## try-willow
// Sine_wave
module Sine_wave
    #(
        parameter DATA_WIDTH    = 12,
        parameter ANGLE_WIDTH   = 16
    )(
    input                       clk,
    input                       reset,
    input                       ce,
    input  [DATA_WIDTH:0]       ampl,  
    input  [ANGLE_WIDTH-1:0]    step,  
    output [DATA_WIDTH:0]    sin_wave,
    output [DATA_WIDTH:0]    cos_wave   
);
localparam  MID_LVL = 2 << (DATA_WIDTH-1);
localparam angle_90 = 51315; 
wire signed [DATA_WIDTH:0] Xo_cordic, Yo_cordic;
reg [ANGLE_WIDTH-1:0] angle ;
wire [1:0] quarter;
localparam QUARTER_1 = 0;
localparam QUARTER_2 = 1;
localparam QUARTER_3 = 2;
localparam QUARTER_4 = 3;
reg [2:0] state;
cordic # (
    .DATA_WIDTH    (DATA_WIDTH),
    .ANGLE_WIDTH   (ANGLE_WIDTH)
    ) cordic ( 
    .clk        ( clk), 
    .rst        ( reset      ),
    .x_i        ( ampl       ), 
    .quarter_in ( state      ),
    .theta_i    ( angle      ),
    .x_o        ( Xo_cordic  ), 
    .y_o        ( Yo_cordic  ),
    .quarter_out( quarter    )
);
assign sin_wave = (quarter == QUARTER_1) | (quarter == QUARTER_2) ? MID_LVL + Yo_cordic : MID_LVL -Yo_cordic;
assign cos_wave = (quarter == QUARTER_1) | (quarter == QUARTER_4) ? MID_LVL + Xo_cordic : MID_LVL -Xo_cordic;
always@(posedge clk)begin
    if (!ce) begin
    end else if (reset) begin
        state <= QUARTER_1;
        angle <= 0;
    end else begin
        case (state)
            QUARTER_1: begin
                if (angle < angle_90 - step)
                    angle <= angle + step;
                else begin
                    state <= QUARTER_2;
                end
            end
            QUARTER_2: begin
                if (angle > step)
                    angle <= angle - step;
                else begin
                    state <= QUARTER_3;
                end
            end
  ...
clock: 2.42 ns
lec_check: 0
cap_margin: 20
core_margin: 2
core_utilization: 72
cts_cluster_size: 48
place_density_lb_addon: 0.0
setup_slack_margin: 0.69
slew_margin: 20
run.sh (not shown) runs the stock make flow with config.mk's settings and CLKGATE_MAP_FILE=.
Seen in the log of try-willow: DPL-0038 during 4_1_cts, after which the run never completed.
diff inputs: try-willow => try-nickel
# try-willow
export LEC_CHECK = 0
export CAP_MARGIN = 20
export CORE_MARGIN = 2
export CORE_UTILIZATION = 72
export CTS_CLUSTER_SIZE = 48
export PLACE_DENSITY_LB_ADDON = 0.0
export SETUP_SLACK_MARGIN = 0.69
export SLEW_MARGIN = 20
create_clock -name core_clock -period 2.42 [get_ports {clk}]
# try-nickel
export LEC_CHECK = 0
export CAP_MARGIN = 20
export CORE_MARGIN = 2
export CORE_UTILIZATION = 72
export CTS_CLUSTER_DIAMETER = 353
export SLEW_MARGIN = 20
create_clock -name core_clock -period 3.39 [get_ports {clk}]
- In try-nickel the implementation ran to completion but is not tape-out ready, as the final checks report negative setup slack.
- try-nickel -> try-willow: number of top-level pins delta 0, exact match
- Post-synthesis chip area from yosys: try-willow vs try-nickel identical
- Reported for try-willow and try-nickel, per-instance average area after synthesis turned out identical to the last digit.
- try-nickel vs try-willow, worst slack after detailed placement went up by 2.96 ns.
- Per the comparison of try-nickel with try-willow, core region area held steady; post-DP HPWL shrank by 44%; routability congestion estimate from global placement shrank by 6.6%; sequential-to-total area share from yosys stat held steady; fraction of synthesized area in multiplexers held steady.
- Cell area reported after detailed placement of try-nickel falls short of that of try-willow by more than 10%.
Inputs modified between try-nickel and try-yarrow:
# try-nickel
export LEC_CHECK = 0
export CAP_MARGIN = 20
export CORE_MARGIN = 2
export CORE_UTILIZATION = 72
export CTS_CLUSTER_DIAMETER = 353
export SLEW_MARGIN = 20
create_clock -name core_clock -period 3.39 [get_ports {clk}]
# try-yarrow
export LEC_CHECK = 0
export CAP_MARGIN = 20
export CORE_MARGIN = 2
export CORE_UTILIZATION = 72
export CTS_CLUSTER_SIZE = 48
export SETUP_SLACK_MARGIN = 0.32
export SLEW_MARGIN = 20
create_clock -name core_clock -period 2.42 [get_ports {clk}]
[summary]
The flow ran to completion for all of try-nickel and try-yarrow but try-yarrow, which stopped partway.
Ran to the end and failed final checks on negative setup slack: try-nickel.
~same post-synthesis sequential area ratio in try-yarrow and try-nickel
From try-nickel to try-yarrow, synthesized netlist net count did not move at all.
try-nickel -> try-yarrow: post-synthesis instance area flat
[compare] base=try-nickel new=try-yarrow: post-synthesis xor/xnor area fraction shows no meaningful change, die outline width did not really move, post-placement worst setup slack lost 0.80 ns.
Adder and majority cell fraction of the synthesized area of try-yarrow is on par with try-nickel.
Against try-nickel, post-place instance area in try-yarrow rose by more than 10%.
Re core area: no difference whatsoever between try-yarrow and try-nickel.
~same instance tally after logic synthesis in try-yarrow and try-nickel
> inputs changed (try-yarrow -> try-juniper)
# try-yarrow
export LEC_CHECK = 0
export CAP_MARGIN = 20
export CORE_MARGIN = 2
export CORE_UTILIZATION = 72
export CTS_CLUSTER_SIZE = 48
export SETUP_SLACK_MARGIN = 0.32
export SLEW_MARGIN = 20
create_clock -name core_clock -period 2.42 [get_ports {clk}]
# try-juniper
export LEC_CHECK = 0
export CAP_MARGIN = 20
export CORE_MARGIN = 2
export CORE_UTILIZATION = 70
export SETUP_SLACK_MARGIN = -0.29
export SLEW_MARGIN = 20
create_clock -name core_clock -period 2.94 [get_ports {clk}]
- try-juniper: DPL-0038 in 5_1_grt -> run aborted
- Going from try-yarrow to try-juniper, synthesized instance count roughly the same; global placement routability congestion went down by 4.5%; area of the core higher.
- Comparing try-yarrow against try-juniper, there is no change at all in post-synthesis sequential element count.
- Die footprint delta for try-juniper relative to try-yarrow: about 2.8% higher
- Note that the area of placed instances recorded for try-yarrow amounts to 1.09 times the value seen in try-juniper.
Inputs modified between try-juniper and try-fjord:
# try-juniper
export LEC_CHECK = 0
export CAP_MARGIN = 20
export CORE_MARGIN = 2
export CORE_UTILIZATION = 70
export SETUP_SLACK_MARGIN = -0.29
export SLEW_MARGIN = 20
create_clock -name core_clock -period 2.94 [get_ports {clk}]
# try-fjord
export LEC_CHECK = 0
export CAP_MARGIN = 20
export CELL_PAD_IN_SITES_DETAIL_PLACEMENT = 0
export CORE_MARGIN = 2
export CORE_UTILIZATION = 70
export CTS_CLUSTER_SIZE = 41
export SLEW_MARGIN = 20
create_clock -name core_clock -period 4.0 [get_ports {clk}]
==> results <==
try-fjord did not stop at any stage, and its layout met the timing, design-rule and antenna checks. Going from try-juniper to try-fjord, post-synthesis compound-gate area fraction essentially unchanged, number of buffers added for setup after CTS decreased 80, post-synthesis average cell area essentially unchanged, floorplan row count essentially unchanged. In the reports for try-juniper and try-fjord, the smaller CTS buffer count belongs to try-juniper. try-juniper -> try-fjord: synthesized cell count delta 0, exact match. Going from try-juniper to try-fjord, the area of placed instances was found to have gone down by 8600 µm². The chip area from the yosys synthesis statistics on try-juniper is in line with that on try-fjord. Reported for try-juniper and try-fjord, net count after synthesis turned out identical to the last digit.
